Setup of run 1:
==> flow/design.v (excerpt) <==
module Datapath(
    input clk,
    input rst,
    input [15:0] gpio_in,
    output [15:0] gpio_out,
    output [15:0] imem_addr,
    input  [15:0] imem_rdata,
    output        dmem_en,
    output        dmem_we,
    output [15:0] dmem_addr,
    output [15:0] dmem_wdata,
    input  [15:0] dmem_rdata
);
clock: 71.6 ns
lec_check: 0
abc_area: 1
cap_margin: 20
core_margin: 2
core_utilization: 72
place_density: 0.41
slew_margin: 20
run.sh (not shown) runs the stock make flow with config.mk's settings and CLKGATE_MAP_FILE=.
Run 1 has completed all stages; timing, DRC and antenna checks passed.
Input-level comparison between run 2 and run 1:
--- a/flow/config.mk
+++ b/flow/config.mk
@@ -8 +7,0 @@
-export ABC_AREA = 1
@@ -11,2 +10 @@
-export CORE_UTILIZATION = 72
-export PLACE_DENSITY = 0.41
+export CORE_UTILIZATION = 58
==> flow/constraint.sdc <==
create_clock -name core_clock -period 24.2 [get_ports {clk}]
set_input_delay 4.8400 -clock core_clock [delete_from_list [all_inputs] [get_ports {clk}]]
set_output_delay 4.8400 -clock core_clock [all_outputs]
set_load 0.01 [all_outputs]
### Flow results
Run 2 finished every stage; the final checks, however, were not passed, the failures being negative setup slack. Number of non-clock inverters went down by more than half going from run 1 to run 2. The more densely filled core belongs to run 2, not run 1. Sequential share of layout area was lower in run 2 than in run 1. Compare run 1 and run 2 | area reported by Yosys stat higher: run 2.
> inputs changed (run 2 -> run 3)
--- a/flow/config.mk
+++ b/flow/config.mk
@@ -10 +10,2 @@
-export CORE_UTILIZATION = 58
+export CORE_UTILIZATION = 65
+export MAX_ROUTING_LAYER = met4
==> flow/constraint.sdc <==
create_clock -name core_clock -period 36.6 [get_ports {clk}]
set_input_delay 7.3200 -clock core_clock [delete_from_list [all_inputs] [get_ports {clk}]]
set_output_delay 7.3200 -clock core_clock [all_outputs]
set_load 0.01 [all_outputs]
==> results <==
Share of final layout cell area taken by non-clock buffers: run 3 < run 2
Area growth from synthesis to layout: higher on run 2
Run 3 finished all stages; layout check result: FAIL, due to negative setup slack.
Compared with run 2, in run 3 worst setup slack for register-to-register paths moved up; setup fix buffers added after clock tree synthesis moved down; critical path depth moved up.
Going from run 2 to run 3, the die height was found to have gone down by about 5.4%.


The RTL this note starts from:
==> flow/design.v <==
`timescale 1ns / 1ps
module PC(
    input clk,                  
    input rst,                  
    input load,                 
    input [15:0] data,          
    output reg [15:0] count     
);
    always @(posedge clk or posedge rst) begin
        if (rst) begin
            count <= 16'b0;     
        end else if (load) begin
            count <= data;      
        end else begin
            count <= count + 1;  
        end
    end
endmodule
module ControlUnit (
    input [3:0] opcode,       
    output reg mem_read,      
    output reg mem_write,     
    output reg reg_write,     
    output reg [3:0] alu_op,  
    output reg pc_write,      
    output reg branch_eq,     
    output reg branch_ne,     
    output reg imm_load       
);
    always @(*) begin
        mem_read = 0;
        mem_write = 0;
        reg_write = 0;
        alu_op = 4'b0000;
        pc_write = 0;
        branch_eq = 0;
        branch_ne = 0;
        imm_load = 0;
        case (opcode)
            4'b0000: begin  
                alu_op = 4'b0000;  
                reg_write = 1;
            end
            4'b0001: begin  
                alu_op = 4'b0001;  
                reg_write = 1;
            end
            4'b0010: begin  
                alu_op = 4'b0010;  
                reg_write = 1;
            end
            4'b0011: begin  
                alu_op = 4'b0011;  
                reg_write = 1;
            end
            4'b0100: begin  
                alu_op = 4'b0100;  
                reg_write = 1;
            end
            4'b0101: begin  
                alu_op = 4'b0101;  
                reg_write = 1;
            end
            4'b0110: begin  
                alu_op = 4'b0110;  
                reg_write = 1;
            end
            4'b0111: begin  
                alu_op = 4'b0111;  
                reg_write = 1;
            end
            4'b1000: begin  
                alu_op = 4'b1000;  
                mem_read = 1;
                reg_write = 1;
            end
            4'b1001: begin  
                alu_op = 4'b1001;  
                mem_write = 1;
            end
            4'b1010: begin  
                alu_op = 4'b1010;  
                reg_write = 1;
            end
            4'b1011: begin  
                imm_load = 1;
                reg_write = 1;
            end
            4'b1100: begin  
                alu_op = 4'b1100;  
                pc_write = 1;
            end
            4'b1101: begin  
                alu_op = 4'b1101;  
                branch_eq = 1;
            end
            4'b1110: begin  
                alu_op = 4'b1110;  
                branch_ne = 1;
            end
            4'b1111: begin  
            end
            default: begin
                alu_op = 4'b0000;
            end
        endcase
        if (mem_write) begin
            pc_write = 0;  
        end
        if (mem_read) begin
            pc_write = 0;  
        end
    end
endmodule
`timescale 1ns / 1ps
module RegisterFile(
    input clk,                      
    input rst,                      
    input [3:0] read_addr1,         
    input [3:0] read_addr2,         
    input [3:0] write_addr,         
    input [15:0] write_data,        
    input write_enable,             
    output reg [15:0] read_data1,   
    output reg [15:0] read_data2    
);
    reg [15:0] registers [0:15];
    always @(*) begin
        read_data1 = registers[read_addr1];
        read_data2 = registers[read_addr2];
    end
    always @(posedge clk or posedge rst) begin
        if (rst) begin
         integer i;
            for (i = 0; i < 16; i = i + 1) begin
                registers[i] <= 16'b0;
            end
        end else if (write_enable) begin
            registers[write_addr] <= write_data;
        end
    end
endmodule
`timescale 1ns / 1ps
module alu(
    input clk,                
    input rst,                
    input load,               
    input en,                 
    input wr_en,              
    input [3:0] OPsel,        
    input [15:0] A,           
    input [15:0] B,           
    output reg [15:0] result,  
    output reg Z,             
    output reg N,             
    output reg C,             
    output reg V,             
    output [15:0] pc_out,     
    output [15:0] mem_data,   
    output        mem_en,      
    output        mem_wr_en,   
    output [15:0] mem_addr,    
    output [15:0] mem_wr_data, 
    input  [15:0] mem_rd_data  
);
    reg pc_load;  
    PC pc_inst(
        .clk(clk),
        .rst(rst),
        .load(pc_load),
        .data(B),        
        .count(pc_out)   
    );
    reg [15:0] wr_data;  
    assign mem_en      = en;
    assign mem_wr_en   = wr_en;
    assign mem_addr    = B;        
    assign mem_wr_data = wr_data;
    assign mem_data    = mem_rd_data;  
    always @(*) begin
        result = 16'b0;
        wr_data = A;
        pc_load = 0;
        Z = 0;
        N = 0;
        C = 0;
        V = 0;
        case (OPsel)
            4'b0000: begin  
                {C, result} = A + B;                 
                V = (~A[15] & ~B[15] & result[15]) | (A[15] & B[15] & ~result[15]);  
            end
            4'b0001: begin  
                {C, result} = A - B;                 
                V = (A[15] & ~B[15] & ~result[15]) | (~A[15] & B[15] & result[15]);  
            end
            4'b0010: result = A * B;                 
            4'b0011: result = (B != 0) ? A / B : 16'b0;  
            4'b0100: result = A & B;                 
            4'b0101: result = A | B;                 
            4'b0110: result = A ^ B;                 
            4'b0111: result = ~A;                    
            4'b1000: result = mem_data;              
            4'b1001: wr_data = A;                    
            4'b1100: begin                           
                pc_load = 1;                         
            end
            4'b1101: begin                           
                if (!Z)
                    pc_load = 1;                     
            end
            4'b1110: begin                           
                if (Z)
                    pc_load = 1;                     
            end
            4'b1111: ;                               
            default: result = 16'b0;                 
        endcase
        Z = (result == 16'b0) ? 1'b1 : 1'b0;   
        N = result[15];                        
    end
endmodule
`timescale 1ns / 1ps
module Datapath(
    input clk,
    input rst,
    input [15:0] gpio_in,
    output [15:0] gpio_out,
    output [15:0] imem_addr,
    input  [15:0] imem_rdata,
    output        dmem_en,
    output        dmem_we,
    output [15:0] dmem_addr,
    output [15:0] dmem_wdata,
    input  [15:0] dmem_rdata
);
    wire [15:0] instruction;
    wire [3:0] opcode;
    wire [3:0] rs1, rs2, rd;
    wire [15:0] imm;
    wire [15:0] A, B;
    wire [15:0] alu_result;
    wire [15:0] mem_data;
    wire [15:0] pc_out;
    wire mem_read, mem_write, reg_write, pc_write, branch_eq, branch_ne, imm_load;
    wire [3:0] alu_op;
    PC pc_inst (
        .clk(clk),
        .rst(rst),
        .load(pc_write),
        .data(alu_result),    
        .count(pc_out)
    );
    assign imem_addr = pc_out;
    assign instruction = imem_rdata;
    assign opcode = instruction[15:12];
    assign rs1 = instruction[11:8];
    assign rs2 = instruction[7:4];
    assign rd = instruction[3:0];
    assign imm = instruction[7:0];  
    ControlUnit cu (
        .opcode(opcode),
        .mem_read(mem_read),
        .mem_write(mem_write),
        .reg_write(reg_write),
        .alu_op(alu_op),
        .pc_write(pc_write),
        .branch_eq(branch_eq),
        .branch_ne(branch_ne),
        .imm_load(imm_load)
    );
    RegisterFile rf (
        .clk(clk),
        .rst(rst),
        .read_addr1(rs1),
        .read_addr2(rs2),
        .write_addr(rd),
        .write_data(alu_result),    
        .write_enable(reg_write),
        .read_data1(A),
        .read_data2(B)
    );
    alu alu_inst (
        .clk(clk),
        .rst(rst),
        .load(pc_write),
        .en(mem_read | mem_write),
        .wr_en(mem_write),
        .OPsel(alu_op),
        .A(A),
        .B(B),
        .result(alu_result),
        .Z(),
        .N(),
        .C(),
        .V(),
        .pc_out(),      
        .mem_data(mem_data),
        .mem_en(dmem_en),
        .mem_wr_en(dmem_we),
        .mem_addr(dmem_addr),
        .mem_wr_data(dmem_wdata),
        .mem_rd_data(dmem_rdata)
    );
    assign gpio_out = A;   
endmodule
make LEC_CHECK=0 CAP_MARGIN=20 CORE_MARGIN=2 CORE_UTILIZATION=40 CTS_CLUSTER_SIZE=74 GPL_TIMING_DRIVEN=0 PLACE_DENSITY_LB_ADDON=0.24 SLEW_MARGIN=20 finish   # period 45.0 ns
Edit:
- ABC_AREA: not set -> 1
- CAP_MARGIN: 20 -> 15
- CTS_CLUSTER_DIAMETER: not set -> 65
- GPL_TIMING_DRIVEN: 0 -> 1
- MIN_ROUTING_LAYER: not set -> met2
- TNS_END_PERCENT: not set -> 40
- clock period: 45.0 -> 60.7 ns (I/O delays scaled with it)
Outcome:
- wire length goes down by 21%
- global-route usage climbs by 9.5 points
- hold slack loses 0.014 ns
- die size shrinks by 2.8%
- via count grows by 25%
- synthesized area is lower by 2.9%
- critical path depth came out higher by 86
- sequential share of layout area came out higher by 1.1 points
- design area falls by 5.1%
- register-to-register slack gains 13 ns
- count of clock-buffer cells in the layout is lower by 13
